## top
module top#(parameter m = 7)(
    input clk,
    input signed [m-1:0]noise_in,
    output reg signed [2*m-1:0]filter_out
);
Size: roughly 840 cells after synthesis, ~84 flip-flops, roughly 22 I/O pins, ~9300 um^2 of cells after synthesis.
Settings: LEC_CHECK=0, ABC_AREA=0, CAP_MARGIN=20, CELL_PAD_IN_SITES_DETAIL_PLACEMENT=1, CORE_ASPECT_RATIO=0.56, CORE_MARGIN=7, CORE_UTILIZATION=46, CTS_CLUSTER_SIZE=91, MAX_ROUTING_LAYER=met5, MIN_ROUTING_LAYER=met1, SLEW_MARGIN=20; clock period 8.79 ns.
run.sh (not shown) runs the stock make flow with config.mk's settings and CLKGATE_MAP_FILE=.
The first run finished clean.
Then changed:
ABC_AREA = unset   (was 0)
CELL_PAD_IN_SITES_DETAIL_PLACEMENT = unset   (was 1)
CORE_ASPECT_RATIO = unset   (was 0.56)
CORE_MARGIN = 2   (was 7)
CORE_UTILIZATION = 40   (was 46)
CTS_CLUSTER_SIZE = unset   (was 91)
MAX_ROUTING_LAYER = unset   (was met5)
MIN_ROUTING_LAYER = unset   (was met1)
SETUP_SLACK_MARGIN = 0.16   (was unset)
clock period = 8.6 ns   (was 8.79 ns; I/O delays follow)
Effect: The changed run completed without violations. Critical path depth rises by 1. Clock-buffer cell count rises by 1. Utilization falls by 7.0 points. Routed wire length falls by a quarter to a third.
Then changed:
CORE_UTILIZATION = 72   (was 40)
CTS_CLUSTER_DIAMETER = 98   (was unset)
SETUP_SLACK_MARGIN = unset   (was 0.16)
clock period = 5.93 ns   (was 8.6 ns; I/O delays follow)
With this change the flow completed and failed the layout checks on negative setup slack.
Cell count goes down by 3.3%.
Non-clock buffer count goes up by 75.
Register-to-register slack degrades by 2.3 ns.
Then changed:
CAP_MARGIN = 5   (was 20)
CTS_CLUSTER_DIAMETER = unset   (was 98)
clock period = 6.35 ns   (was 5.93 ns; I/O delays follow)
What happened: The changed run reached the layout checks and failed them: negative setup slack; global-route usage shrinks by 2.6 points; synthesized cell count does not change; critical path depth shrinks by 1; clock skew stays flat; core utilization shrinks by 2.5 points.

## wip/tundra
top again, from the RTL that the note above started with.
clock: 3.35 ns
lec_check: 0
abc_area: 1
cap_margin: 20
core_margin: 2
core_utilization: 72
cts_cluster_size: 88
hold_slack_margin: 0.3
place_density: 0.78
setup_slack_margin: 0.04
slew_margin: 20
From the logs: wip/tundra reached the end of the flow and failed the layout checks with setup timing.
## Diff of input files: wip/fjord against wip/tundra
- swapping 0.04 for 0.5 in SETUP_SLACK_MARGIN
- clearing ABC_AREA, which used to be 1
- clearing PLACE_DENSITY, which used to be 0.78
- swapping 88 for 19 in CTS_CLUSTER_SIZE
- clearing HOLD_SLACK_MARGIN, which used to be 0.3
- swapping 20 for 5 in CAP_MARGIN
- swapping 3.35 for 5.75 in the clock period (ns, I/O delays scaled along)
wip/fjord: flow complete, layout not clean; failing: setup timing. wip/fjord does better than wip/tundra on wire length. In wip/fjord relative to wip/tundra, average wire per cell in the routed design had gone down by a little under 10%. The higher global-route usage over all layers of wip/tundra and wip/fjord is in wip/tundra. wip/fjord -> wip/tundra: count of flip-flops with a built-in enable after synthesis delta 0, exact match. Clock buffer count: wip/fjord vs wip/tundra identical. Comparing global routing usage on met3 for wip/tundra and wip/fjord, the bigger number came from wip/tundra. Final cell count (wip/fjord vs. wip/tundra) decreases by a little under 10%. The summed negative setup slack over all endpoints reported for wip/fjord is greater than that of wip/tundra by 22790 ps.
diff inputs: wip/fjord => wip/zinc
- putting ABC_AREA at 1 where nothing was set
- clearing SETUP_SLACK_MARGIN, which used to be 0.5
- swapping 5 for 20 in CAP_MARGIN
- clearing CTS_CLUSTER_SIZE, which used to be 19
- putting PLACE_DENSITY at 0.79 where nothing was set
- putting CTS_CLUSTER_DIAMETER at 98 where nothing was set
- swapping 5.75 for 5.51 in the clock period (ns, I/O delays scaled along)
Notes after the runs:
Not one of wip/fjord and wip/zinc finished clean.
In wip/fjord the implementation ran to completion but is not tape-out ready, as the final checks report setup timing.
Via count went up by more than 10% going from wip/fjord to wip/zinc.
Between wip/fjord and wip/zinc, the flow reports cell count after synthesis increasing by a little under 10%.

top again, from the RTL that the note above started with.
Settings: LEC_CHECK=0, ABC_AREA=1, CAP_MARGIN=20, CORE_MARGIN=2, CORE_UTILIZATION=72, CTS_CLUSTER_DIAMETER=39, CTS_CLUSTER_SIZE=88, GPL_ROUTABILITY_DRIVEN=0, HOLD_SLACK_MARGIN=0.3, PLACE_DENSITY=0.78, SETUP_SLACK_MARGIN=0.5, SLEW_MARGIN=20; clock period 3.35 ns.
The baseline completed, yet does not pass: setup timing.
Rerun with:
Settings changed: CAP_MARGIN 20 to 40, CTS_CLUSTER_DIAMETER 39 to 280, CTS_CLUSTER_SIZE 88 to 16, GPL_ROUTABILITY_DRIVEN 0 to default, HOLD_SLACK_MARGIN 0.3 to default, PLACE_DENSITY 0.78 to default, SETUP_SLACK_MARGIN 0.5 to -0.3.
Clock period 3.35 ns to 4.87 ns, I/O delays scaled along.
The changed run ran to the end with violations: setup timing.
Hold slack gets worse by 4.6 ps.
Synthesized area is unchanged.
Wire length is lower by 16%.
Synthesized cell count is unchanged.
Clock skew is lower by 3.3 ps.
Rerun with:
Settings changed: CAP_MARGIN 40 to 20, CTS_CLUSTER_DIAMETER 280 to 352, HOLD_SLACK_MARGIN from default to 0.3, PLACE_DENSITY from default to 0.78, SETUP_SLACK_MARGIN -0.3 to 0.04.
Clock period 4.87 ns to 3.29 ns, I/O delays scaled along.
Effect:
- The new run reached the layout checks and failed them: setup timing
- worst setup slack is worse by 1300 ps
- synthesized area is unchanged
- design area grows by 2.0%
- via count grows by 3.6%
- wire length grows by 5.8%
- count of clock-buffer cells in the layout shrinks by 2
- first-iteration DRC count grows by 6.9%
- die size stays the same
Rerun with:
Settings changed: CTS_CLUSTER_DIAMETER 352 to 98, CTS_CLUSTER_SIZE 16 to 23, HOLD_SLACK_MARGIN 0.3 to default, PLACE_DENSITY 0.78 to default, SETUP_SLACK_MARGIN 0.04 to -0.24.
Clock period 3.29 ns to 4.78 ns, I/O delays scaled along.
Result: The new run completed and failed the layout checks on setup timing. Clock skew hardly moves. Synthesized area stays the same. Non-clock buffer count came out lower by 10. Routed wire length shrinks by 3.3%. Via count decreases by 2.4%. Setup slack improved by 1200 ps.
Rerun with:
Settings changed: ABC_AREA 1 to default, CORE_UTILIZATION 72 to 40, CTS_CLUSTER_DIAMETER 98 to default, CTS_CLUSTER_SIZE 23 to default, HOLD_SLACK_MARGIN from default to -0.06, SETUP_SLACK_MARGIN -0.24 to 0.08.
Clock period 4.78 ns to 10.0 ns, I/O delays scaled along.
This time the run finished clean.
Synthesized cell count drops by a little under a tenth.
Critical path depth drops by 2.
Final cell count drops by a few percent.
Clock-buffer cell count climbs by 3.

Setup of run 1:
Starting RTL as in the previous note.
Design top, start of the top module:
module top#(parameter m = 7)(
    input clk,
    input signed [m-1:0]noise_in,
    output reg signed [2*m-1:0]filter_out
);
==> flow/config.mk <==
export PLATFORM = sky130hd
export DESIGN_NAME = top
export DESIGN_NICKNAME = top
export VERILOG_FILES = /design/flow/design.v
export SDC_FILE = /design/flow/constraint.sdc
export NUM_CORES = 4
export LEC_CHECK = 0
export ABC_AREA = 0
export CAP_MARGIN = 40
export CELL_PAD_IN_SITES_DETAIL_PLACEMENT = 2
export CELL_PAD_IN_SITES_GLOBAL_PLACEMENT = 2
export CORE_MARGIN = 2
export CORE_UTILIZATION = 30
export CTS_CLUSTER_DIAMETER = 345
export GPL_ROUTABILITY_DRIVEN = 1
export GPL_TIMING_DRIVEN = 0
export HOLD_SLACK_MARGIN = 0.01
export MAX_ROUTING_LAYER = met4
export MIN_ROUTING_LAYER = met2
export SLEW_MARGIN = 0
export TNS_END_PERCENT = 5
==> flow/constraint.sdc <==
create_clock -name core_clock -period 10.0 [get_ports {clk}]
set_input_delay 2.0000 -clock core_clock [delete_from_list [all_inputs] [get_ports {clk}]]
set_output_delay 2.0000 -clock core_clock [all_outputs]
set_load 0.01 [all_outputs]
Run 1 closes out successfully: all stages finished, all timing, DRC and antenna checks passed.
diff inputs: run 1 => run 2
# run 1
export LEC_CHECK = 0
export ABC_AREA = 0
export CAP_MARGIN = 40
export CELL_PAD_IN_SITES_DETAIL_PLACEMENT = 2
export CELL_PAD_IN_SITES_GLOBAL_PLACEMENT = 2
export CORE_MARGIN = 2
export CORE_UTILIZATION = 30
export CTS_CLUSTER_DIAMETER = 345
export GPL_ROUTABILITY_DRIVEN = 1
export GPL_TIMING_DRIVEN = 0
export HOLD_SLACK_MARGIN = 0.01
export MAX_ROUTING_LAYER = met4
export MIN_ROUTING_LAYER = met2
export SLEW_MARGIN = 0
export TNS_END_PERCENT = 5
create_clock -name core_clock -period 10.0 [get_ports {clk}]
# run 2
export LEC_CHECK = 0
export CAP_MARGIN = 20
export CORE_ASPECT_RATIO = 0.5
export CORE_MARGIN = 2
export CORE_UTILIZATION = 72
export CTS_CLUSTER_DIAMETER = 54
export CTS_CLUSTER_SIZE = 20
export PLACE_DENSITY = 0.66
export SLEW_MARGIN = 35
export TNS_END_PERCENT = 15
create_clock -name core_clock -period 10.0 [get_ports {clk}]
--- outcome ---
Run 2 ends up with a critical path depth that is 1 higher than in run 1.
Compared run 1 against run 2; combinational gate area within noise.
A layer carrying the most global-route usage of met3 is what run 1 shows, while met1 belongs to run 2.
Comparing run 1 with run 2, the net total in the final layout came out essentially unchanged.
Relative to run 1, the via count of run 2 is lower by 1791.
Compared with run 1, in run 2 met3 wirelength from detailed routing saw a decrease; fraction of met2 tracks used by global routing higher; first-pass GRT wire length went down by 5200 um; largest stage delay on the critical path neither gained nor lost much.
Run 2 -> run 1: total negative slack delta 0, exact match
Worst hold slack after final layout: higher on run 2
The higher design area came out of run 1.
> inputs changed (run 2 -> run 3)
# run 2
export LEC_CHECK = 0
export CAP_MARGIN = 20
export CORE_ASPECT_RATIO = 0.5
export CORE_MARGIN = 2
export CORE_UTILIZATION = 72
export CTS_CLUSTER_DIAMETER = 54
export CTS_CLUSTER_SIZE = 20
export PLACE_DENSITY = 0.66
export SLEW_MARGIN = 35
export TNS_END_PERCENT = 15
create_clock -name core_clock -period 10.0 [get_ports {clk}]
# run 3
export LEC_CHECK = 0
export CAP_MARGIN = 20
export CORE_MARGIN = 2
export CORE_UTILIZATION = 72
export CTS_CLUSTER_SIZE = 19
export SLEW_MARGIN = 20
create_clock -name core_clock -period 5.9 [get_ports {clk}]
[summary]
Every stage of run 3 finished as expected; the final checks, on the other hand, flagged negative setup slack, which means the layout fails.
Run 3 ended up with fa_1 as its worst-path cell with the longest stage delay; run 2 ended up with clkdlybuf4s50_1.
[compare] base=run 2 new=run 3: global-route usage increased by 3.3 points relative to the old numbers, initial core utilization closely matched the old numbers.
Inputs modified between run 3 and run 4:
# run 3
export LEC_CHECK = 0
export CAP_MARGIN = 20
export CORE_MARGIN = 2
export CORE_UTILIZATION = 72
export CTS_CLUSTER_SIZE = 19
export SLEW_MARGIN = 20
create_clock -name core_clock -period 5.9 [get_ports {clk}]
# run 4
export LEC_CHECK = 0
export CAP_MARGIN = 20
export CORE_MARGIN = 2
export CORE_UTILIZATION = 40
export SLEW_MARGIN = 20
create_clock -name core_clock -period 8.6 [get_ports {clk}]
==> comparison <==
Run 4 ran to completion and came out clean on the timing, design-rule and antenna checks.
| floorplan die height | run 4 vs run 3 | 39 um higher |
Run 4 vs run 3: average detailed-routed wire length per instance down
A origin of the worst setup path of noise_in[5] is what run 4 shows, while noise_in[6] belongs to run 3.
Summary of run 4 over run 3: wire length fell by 4000 um; first-pass GRT wire length went down about 16%.
Note that the die size recorded for run 3 amounts to 0.57 times the value seen in run 4.
Re number of filler cells placed in the layout: run 4 is 240% up on run 3.
